Setup of alpha:
Design neural_pipeline_top, start of the top module:
module neural_pipeline_top (
    input wire clk,
    input wire rst,
    input wire signed [15:0] raw_in,
    output wire signed [15:0] vel_out
);
    wire signed [15:0] filt_out;
    wire spike_pulse_raw;  
    reg spike_pulse_safe;  
    wire signed [15:0] auto_threshold;
    reg [17:0] warmup_cnt; 
    always @(posedge clk) begin
        if (rst) begin
            warmup_cnt <= 0;
            spike_pulse_safe <= 0;
        end else begin
            if (warmup_cnt < 150000) 
                warmup_cnt <= warmup_cnt + 1;
            if (warmup_cnt == 150000) 
                spike_pulse_safe <= spike_pulse_raw;
            else 
                spike_pulse_safe <= 0;
        end
    end
    reg [10:0] bin_timer;
    reg bin_strobe;
    reg signed [15:0] bin_accumulator;
    reg signed [15:0] current_bin_count;
    iir_filter u_filter (
        .clk(clk),
        .rst(rst),
        .x_in(raw_in),
        .y_out(filt_out)
    );
    threshold_estimator u_thresh_gen (
        .clk(clk),
        .rst(rst),
        .data_in(filt_out),
        .threshold(auto_threshold)
    );
    spike_detect u_detect (
        .clk(clk),
        .rst(rst),
        .data_in(filt_out),
        .threshold(auto_threshold), 
        .spike_out(spike_pulse_raw) 
    );
    always @(posedge clk) begin
        if (rst) begin
            bin_timer <= 0;
            bin_accumulator <= 0;
            current_bin_count <= 0;
            bin_strobe <= 0;
        end else begin
  ...
For scale: roughly 4600 cells after synthesis, roughly 220 flip-flops.
Settings: LEC_CHECK=0, ABC_AREA=0, CAP_MARGIN=20, CORE_ASPECT_RATIO=0.5, CORE_MARGIN=3, CORE_UTILIZATION=50, CTS_CLUSTER_DIAMETER=111, PLACE_DENSITY=0.88, SLEW_MARGIN=20; clock period 25.0 ns.
run.sh (not shown) runs the stock make flow with config.mk's settings and CLKGATE_MAP_FILE=.
alpha: all stages complete, timing, DRC and antenna checks passed
[inputs] beta vs alpha
- PLACE_DENSITY removed (was 0.88)
- CORE_MARGIN changed from 3 to 7
- TNS_END_PERCENT newly set to 20
- GPL_ROUTABILITY_DRIVEN newly set to 0
- CTS_CLUSTER_SIZE newly set to 100
- CORE_UTILIZATION changed from 50 to 30
- CTS_CLUSTER_DIAMETER changed from 111 to 91
## What came out
beta has more setup slack than alpha.
alpha: PASS, flow complete, no timing, DRC or antenna violations
beta reached the end of the flow, and the finished layout is clean on the timing, design-rule and antenna checks.
beta vs. alpha: final-layout clock buffer total lower; die footprint higher; global-route wire length before repair lower.
Changes in gamma relative to beta:
- a deleted CORE_ASPECT_RATIO that had been 0.5
- a deleted CTS_CLUSTER_SIZE that had been 100
- a deleted CTS_CLUSTER_DIAMETER that had been 91
- a change of CORE_MARGIN from 7 to 2
- a deleted GPL_ROUTABILITY_DRIVEN that had been 0
- a change of CORE_UTILIZATION from 30 to 12
- a deleted ABC_AREA that had been 0
- a deleted TNS_END_PERCENT that had been 20
- a change of the clock period (ns, I/O delays scaled along) from 25.0 to 30.3
[summary]
- Going from beta to gamma, number of clock buffers in the layout moved up; number of nets in the layout now sits at about the same level; TritonCTS buffer count rose by 11.
- Looking at setup slack of the critical path after layout across both flows, gamma is the stronger of the two, with beta trailing.
- Of beta and gamma, the higher core utilization belongs to beta.
- In gamma the wire length of the first global-routing pass turned out 0.42% higher than in beta.
- gamma vs beta — final wirelength dropped slightly
Here is what was changed in the inputs of delta compared with gamma.
- CORE_UTILIZATION: 12 -> 71
- the clock period (ns, I/O delays scaled along): 30.3 -> 23.2
Findings:
- Per the comparison of delta with gamma, standard cell area after detailed placement has decreased; share of the clock period used by the worst path has increased.
- From gamma to delta the numbers moved as follows: initial standard-cell utilization of the core up 60 points; clock tree cell share of total cell area up 0.29 points; design area lower; total length of routed wires roughly the same.
- delta vs gamma: endpoint required time on the critical path down
- Total half-perimeter wirelength after legalization and detailed placement was lower in the run labelled delta.

neural_pipeline_top again, from the RTL that the note above started with.
clock: 23.2 ns
lec_check: 0
cap_margin: 20
core_margin: 2
core_utilization: 40
slew_margin: 20
Then changed:
- CORE_UTILIZATION: 40 -> 72
- HOLD_SLACK_MARGIN: not set -> -0.1
- MAX_ROUTING_LAYER: not set -> met4
- SETUP_SLACK_MARGIN: not set -> -0.53
- clock period: 23.2 -> 14.5 ns (I/O delays scaled with it)
Effect: The new run finished but failed the layout checks on setup timing. Cell area came out higher by 17%. Utilization rose by 49 points. Setup slack gets worse by 5000 ps. Synthesized area does not change. Clock-buffer cell count went down by 6.

The RTL this note starts from:
==> flow/design.v <==
`timescale 1ns / 1ps
module iir_filter (
    input wire clk,
    input wire rst,
    input wire signed [15:0] x_in,
    output reg signed [15:0] y_out
);
    localparam signed [39:0] B0 =  3947;
    localparam signed [39:0] B1 = -7894;
    localparam signed [39:0] B2 =  3947;
    localparam signed [39:0] A2 = -7891; 
    localparam signed [39:0] A3 =  3801;
    reg signed [39:0] z1;
    reg signed [39:0] z2;
    wire signed [39:0] x_ext;
    wire signed [39:0] b0_x, b1_x, b2_x;
    wire signed [39:0] a2_y, a3_y;
    wire signed [39:0] y_acc;
    assign x_ext = {{24{x_in[15]}}, x_in};
    assign b0_x = x_ext * B0;
    assign b1_x = x_ext * B1;
    assign b2_x = x_ext * B2;
    assign y_acc = b0_x + z1;
    reg signed [15:0] y_comb;
    wire signed [39:0] y_scaled = y_acc >>> 12; 
    always @(*) begin
        if (y_scaled > 32767)      
            y_comb = 32767;
        else if (y_scaled < -32768) 
            y_comb = -32768;
        else                        
            y_comb = y_scaled[15:0];
    end
    wire signed [39:0] y_comb_ext = {{24{y_comb[15]}}, y_comb};
    assign a2_y = y_comb_ext * A2;
    assign a3_y = y_comb_ext * A3;
    always @(posedge clk) begin
        if (rst) begin
            y_out <= 0;
            z1 <= 0;
            z2 <= 0;
        end else begin
            y_out <= y_comb;
            z1 <= b1_x - a2_y + z2;
            z2 <= b2_x - a3_y;
        end
    end
endmodule
`timescale 1ns / 1ps
module threshold_estimator (
    input wire clk,
    input wire rst,
    input wire signed [15:0] data_in,
    output reg signed [15:0] threshold
);
    reg signed [15:0] abs_data;
    always @(*) begin
        if (data_in == -16'd32768) abs_data = 16'd32767;
        else abs_data = (data_in < 0) ? -data_in : data_in;
    end
    localparam K = 14; 
    reg signed [31:0] accumulator;
    always @(posedge clk) begin
        if (rst) begin
            accumulator <= 0;
            threshold <= 0;
        end else begin
            accumulator <= accumulator - (accumulator >>> K) + abs_data;
            threshold <= -(((accumulator >>> K) * 45) >>> 3);
        end
    end
endmodule
`timescale 1ns / 1ps
module spike_detect (
    input wire clk,
    input wire rst,
    input wire signed [15:0] data_in,
    input wire signed [15:0] threshold,
    output reg spike_out
);
    localparam integer LOCKOUT = 20;
    localparam signed [15:0] SATURATION_NEG = -16'd30000;
    reg [4:0] timer;
    always @(posedge clk) begin
        if (rst) begin
            spike_out <= 0;
            timer <= 0;
        end else begin
            spike_out <= 0;
            if (timer > 0) begin
                timer <= timer - 1;
            end else begin
                if ((data_in < threshold) && (data_in > SATURATION_NEG)) begin
                    spike_out <= 1;
                    timer <= LOCKOUT;
                end
            end
        end
    end
endmodule
`timescale 1ns / 1ps
module velocity_decoder (
    input wire clk,
    input wire rst,
    input wire bin_strobe,  
    input wire signed [15:0] bin_count,  
    output reg signed [15:0] velocity  
);
    localparam signed [15:0] M1 = 16'd3891;  
    localparam signed [15:0] M2 = 16'd819;  
    localparam signed [15:0] MAX_VEL = 16'd20480; 
    localparam signed [15:0] MIN_VEL = -16'd20480;
    reg signed [31:0] term1;  
    reg signed [31:0] term2;  
    reg signed [31:0] sum;  
    always @(posedge clk) begin
        if (rst) begin
            velocity <= 0;
        end else if (bin_strobe) begin
            term1 = velocity * M1; 
            term2 = (bin_count * M2) <<< 12;
            sum = term1 + term2;
            if ((sum >>> 12) > MAX_VEL) 
                velocity <= MAX_VEL;
            else if ((sum >>> 12) < MIN_VEL)
                velocity <= MIN_VEL;
            else
                velocity <= sum >>> 12;
        end
    end
endmodule
`timescale 1ns / 1ps
module neural_pipeline_top (
    input wire clk,
    input wire rst,
    input wire signed [15:0] raw_in,
    output wire signed [15:0] vel_out
);
    wire signed [15:0] filt_out;
    wire spike_pulse_raw;  
    reg spike_pulse_safe;  
    wire signed [15:0] auto_threshold;
    reg [17:0] warmup_cnt; 
    always @(posedge clk) begin
        if (rst) begin
            warmup_cnt <= 0;
            spike_pulse_safe <= 0;
        end else begin
            if (warmup_cnt < 150000) 
                warmup_cnt <= warmup_cnt + 1;
            if (warmup_cnt == 150000) 
                spike_pulse_safe <= spike_pulse_raw;
            else 
                spike_pulse_safe <= 0;
        end
    end
    reg [10:0] bin_timer;
    reg bin_strobe;
    reg signed [15:0] bin_accumulator;
    reg signed [15:0] current_bin_count;
    iir_filter u_filter (
        .clk(clk),
        .rst(rst),
        .x_in(raw_in),
        .y_out(filt_out)
    );
    threshold_estimator u_thresh_gen (
        .clk(clk),
        .rst(rst),
        .data_in(filt_out),
        .threshold(auto_threshold)
    );
    spike_detect u_detect (
        .clk(clk),
        .rst(rst),
        .data_in(filt_out),
        .threshold(auto_threshold), 
        .spike_out(spike_pulse_raw) 
    );
    always @(posedge clk) begin
        if (rst) begin
            bin_timer <= 0;
            bin_accumulator <= 0;
            current_bin_count <= 0;
            bin_strobe <= 0;
        end else begin
            bin_strobe <= 0;
            if (spike_pulse_safe)
                bin_accumulator <= bin_accumulator + 1;
            if (bin_timer == 1499) begin
                bin_timer <= 0;
                current_bin_count <= bin_accumulator;
                bin_accumulator <= 0;
                bin_strobe <= 1;
            end else begin
                bin_timer <= bin_timer + 1;
                bin_strobe <= 0;
            end
        end
    end
    velocity_decoder u_decoder (
        .clk(clk),
        .rst(rst),
        .bin_strobe(bin_strobe),
        .bin_count(current_bin_count),
        .velocity(vel_out)
    );
endmodule
Settings: LEC_CHECK=0, ABC_AREA=1, CAP_MARGIN=30, CORE_MARGIN=2, CORE_UTILIZATION=72, CTS_CLUSTER_DIAMETER=209, MAX_ROUTING_LAYER=met4, PLACE_DENSITY_LB_ADDON=0.04, SETUP_SLACK_MARGIN=-1.09, SLEW_MARGIN=20; clock period 15.0 ns.
The first run finished with setup timing left.
Rerun with:
CAP_MARGIN = 20   (was 30)
CTS_CLUSTER_DIAMETER = 207   (was 209)
SETUP_SLACK_MARGIN = 0.49   (was -1.09)
clock period = 17.1 ns   (was 15.0 ns; I/O delays follow)
Outcome: The changed run finished with timing, DRC and antenna clean; worst setup slack gets better by 2.0 ns; hold slack gets worse by 0.0065 ns; die area does not change; core utilization goes down by 5.4 points; global-route usage goes down by 3.9 points; synthesized cell count does not change; sequential share of layout area goes up by 0.58 points; design area goes down by a few percent; wire length goes down by roughly a tenth; first-iteration DRC count goes down by roughly a tenth.
Rerun with:
ABC_AREA = unset   (was 1)
CORE_UTILIZATION = 58   (was 72)
CTS_CLUSTER_DIAMETER = unset   (was 207)
MAX_ROUTING_LAYER = unset   (was met4)
PLACE_DENSITY_LB_ADDON = unset   (was 0.04)
SETUP_SLACK_MARGIN = unset   (was 0.49)
clock period = 14.9 ns   (was 17.1 ns; I/O delays follow)
The changed run completed, yet does not pass: setup timing.
Via count went down by roughly a tenth.
Setup slack gets worse by 2.5 ns.
Rerun with:
CORE_UTILIZATION = 72   (was 58)
MAX_ROUTING_LAYER = met4   (was unset)
SETUP_SLACK_MARGIN = 2.58   (was unset)
clock period = 18.7 ns   (was 14.9 ns; I/O delays follow)
After rerunning:
- The changed run finished with timing, DRC and antenna clean
- setup slack improves by 2.8 ns
- via count goes up by 0.43%
- hold slack improves by 0.020 ns
- core utilization goes up by 11 points
- register-to-register slack improves by 3.4 ns
- cell count goes down by 11%
- routed wire length goes up by 2.8%
- final area goes down by 7.9%
- synthesized cell count stays the same

RTL: the design.v shown in full above, as it stands there.
Settings: LEC_CHECK=0, CAP_MARGIN=20, CELL_PAD_IN_SITES_DETAIL_PLACEMENT=2, CELL_PAD_IN_SITES_GLOBAL_PLACEMENT=2, CORE_ASPECT_RATIO=0.83, CORE_MARGIN=3, CORE_UTILIZATION=45, CTS_CLUSTER_DIAMETER=57, CTS_CLUSTER_SIZE=92, GPL_ROUTABILITY_DRIVEN=0, GPL_TIMING_DRIVEN=1, MAX_ROUTING_LAYER=met4, MIN_ROUTING_LAYER=met2, PLACE_DENSITY_LB_ADDON=0.12, SETUP_SLACK_MARGIN=3.37, SLEW_MARGIN=30, TNS_END_PERCENT=45; clock period 14.1 ns.
The starting point aborted during detailed placement (3_5_place_dp), error DPL-0033.
Edit:
- ABC_AREA: not set -> 1
- CELL_PAD_IN_SITES_DETAIL_PLACEMENT: 2 -> not set
- CELL_PAD_IN_SITES_GLOBAL_PLACEMENT: 2 -> not set
- CORE_ASPECT_RATIO: 0.83 -> not set
- CORE_MARGIN: 3 -> 2
- CORE_UTILIZATION: 45 -> 72
- CTS_CLUSTER_DIAMETER: 57 -> 202
- CTS_CLUSTER_SIZE: 92 -> not set
- GPL_TIMING_DRIVEN: 1 -> not set
- MIN_ROUTING_LAYER: met2 -> not set
- PLACE_DENSITY_LB_ADDON: 0.12 -> 0.01
- SETUP_SLACK_MARGIN: 3.37 -> not set
- SLEW_MARGIN: 30 -> 20
- TNS_END_PERCENT: 45 -> not set
- clock period: 14.1 -> 15.9 ns (I/O delays scaled with it)
Effect: Now the flow finished with setup timing left; synthesized cell count increases by about a fifth; die size decreases by a quarter to a third; synthesized area increases by a few percent.
Edit:
- CTS_CLUSTER_DIAMETER: 202 -> 207
- GPL_ROUTABILITY_DRIVEN: 0 -> not set
- PLACE_DENSITY_LB_ADDON: 0.01 -> 0.04
- SETUP_SLACK_MARGIN: not set -> 2.68
- clock period: 15.9 -> 18.7 ns (I/O delays scaled with it)
Result: The changed run reached the layout checks and failed them: capacitance limit, slew limit, setup timing. Sequential share of layout area rises by 0.20 points. Via count rises by about 2%. Global-route usage falls by 0.25 points. Wire length rises by 17%. Flip-flop count does not change. Design area falls by 2.2%. Die size does not change. Setup slack got worse by 27 ps.
Edit:
- CTS_CLUSTER_DIAMETER: 207 -> not set
- PLACE_DENSITY_LB_ADDON: 0.04 -> 0.01
- SETUP_SLACK_MARGIN: 2.68 -> not set
- clock period: 18.7 -> 16.1 ns (I/O delays scaled with it)
Effect:
- This time the run reached the layout checks and failed them: setup timing
- register-to-register slack gets better by 450 ps
- final cell count rose by 5.8%

## run 1
Starts from the design.v that is shown in full above.
clock: 30.1 ns
lec_check: 0
abc_area: 1
cap_margin: 35
cell_pad_in_sites_detail_placement: 2
cell_pad_in_sites_global_placement: 3
core_aspect_ratio: 1.99
core_margin: 2
core_utilization: 51
gpl_timing_driven: 1
hold_slack_margin: -0.04
max_routing_layer: met4
slew_margin: 0
tns_end_percent: 5
Stage in which a tool error killed run 1: global placement without I/O (3_1_place_gp_skip_io).
What run 2 does differently from run 1 at the input level:
- swapping 51 for 48 in CORE_UTILIZATION
- clearing TNS_END_PERCENT, which used to be 5
- swapping 1 for 0 in GPL_TIMING_DRIVEN
- clearing ABC_AREA, which used to be 1
- swapping 0 for 20 in SLEW_MARGIN
- clearing CORE_ASPECT_RATIO, which used to be 1.99
- clearing HOLD_SLACK_MARGIN, which used to be -0.04
- clearing CELL_PAD_IN_SITES_GLOBAL_PLACEMENT, which used to be 3
- clearing CELL_PAD_IN_SITES_DETAIL_PLACEMENT, which used to be 2
- swapping 35 for 20 in CAP_MARGIN
- swapping 30.1 for 25.0 in the clock period (ns, I/O delays scaled along)
==> results <==
On overall die area, the lower figure sits with run 1, not run 2. Run 2 completed end to end with timing, DRC and antenna clean. The area share of xor/xnor cells in the synthesized design of run 2 is higher than that of run 1. In run 2 the core region area turned out about 2.2% higher than in run 1. Adder-cell share of the synthesized area, run 2 and run 1: larger value in run 2. Going from run 1 to run 2, width of the die grows by 42%.
The following lists how run 3 was set up differently from run 2:
- removing GPL_TIMING_DRIVEN (formerly 0)
- changing CORE_UTILIZATION from 48 to 50
- changing CORE_MARGIN from 2 to 3
- setting CORE_ASPECT_RATIO to 1.97 for the first time
- setting CTS_CLUSTER_DIAMETER to 111 for the first time
- removing MAX_ROUTING_LAYER (formerly met4)
- setting ABC_AREA to 1 for the first time
- Taking run 2 as the reference point, the detail-routed via count per cell of run 3 rises by 2.9%.
- Compare run 3 and run 2 | placed instance count higher: run 3
- Number of global-route vias before repair for run 3: 8138 up relative to run 2
- Compared with run 2, run 3 shows a higher depth of the most critical reg-to-reg path.
- Of the two values seen for timing endpoint of the critical path, u_filter.z1[33] was produced by run 3 and u_filter.z1[29] by run 2.
- Relative to run 2, final-layout worst hold slack has gone down in run 3.
- [diff] wire length, run 3 relative to run 2: regression
- Run 3 vs. run 2: cell count +816; chip area from the yosys synthesis statistics +3.8%; final worst slack +2.42 ns.
Input-level comparison between run 4 and run 3:
- clearing CORE_ASPECT_RATIO, which used to be 1.97
- putting GPL_ROUTABILITY_DRIVEN at 0 where nothing was set
- swapping 50 for 46 in CORE_UTILIZATION
- swapping 111 for 91 in CTS_CLUSTER_DIAMETER
- swapping 3 for 8 in CORE_MARGIN
- putting CTS_CLUSTER_SIZE at 100 where nothing was set
- putting TNS_END_PERCENT at 20 where nothing was set
- putting HOLD_SLACK_MARGIN at 0.14 where nothing was set
Of run 4 and run 3, run 3 shows the lower tightest hold margin, with run 4 above it.
Relative to run 3, the minimum period implied by the final worst setup slack of run 4 is lower by 0.33 ns.
Re relative area of non-clock buffer cells in the final design: run 4 is 0.16 points down on run 3.
For run 5, these inputs were changed with respect to run 4:
- removing CTS_CLUSTER_SIZE (formerly 100)
- removing GPL_ROUTABILITY_DRIVEN (formerly 0)
- removing HOLD_SLACK_MARGIN (formerly 0.14)
- removing CTS_CLUSTER_DIAMETER (formerly 91)
- changing CORE_UTILIZATION from 46 to 40
- removing TNS_END_PERCENT (formerly 20)
- removing ABC_AREA (formerly 1)
- changing CORE_MARGIN from 8 to 2
- changing the clock period (ns, I/O delays scaled along) from 25.0 to 20.0
Notes after the runs:
Comparing run 4 and run 5, the higher clock tree cell share of total cell area is on run 5. Note that the global-route wire length before repair recorded for run 5 amounts to 0.912 times the value seen in run 4. Run 5: no failed stages, no open violations at the end. When run 5 is measured against run 4, its routed length per instance turns out 3.0% lower.
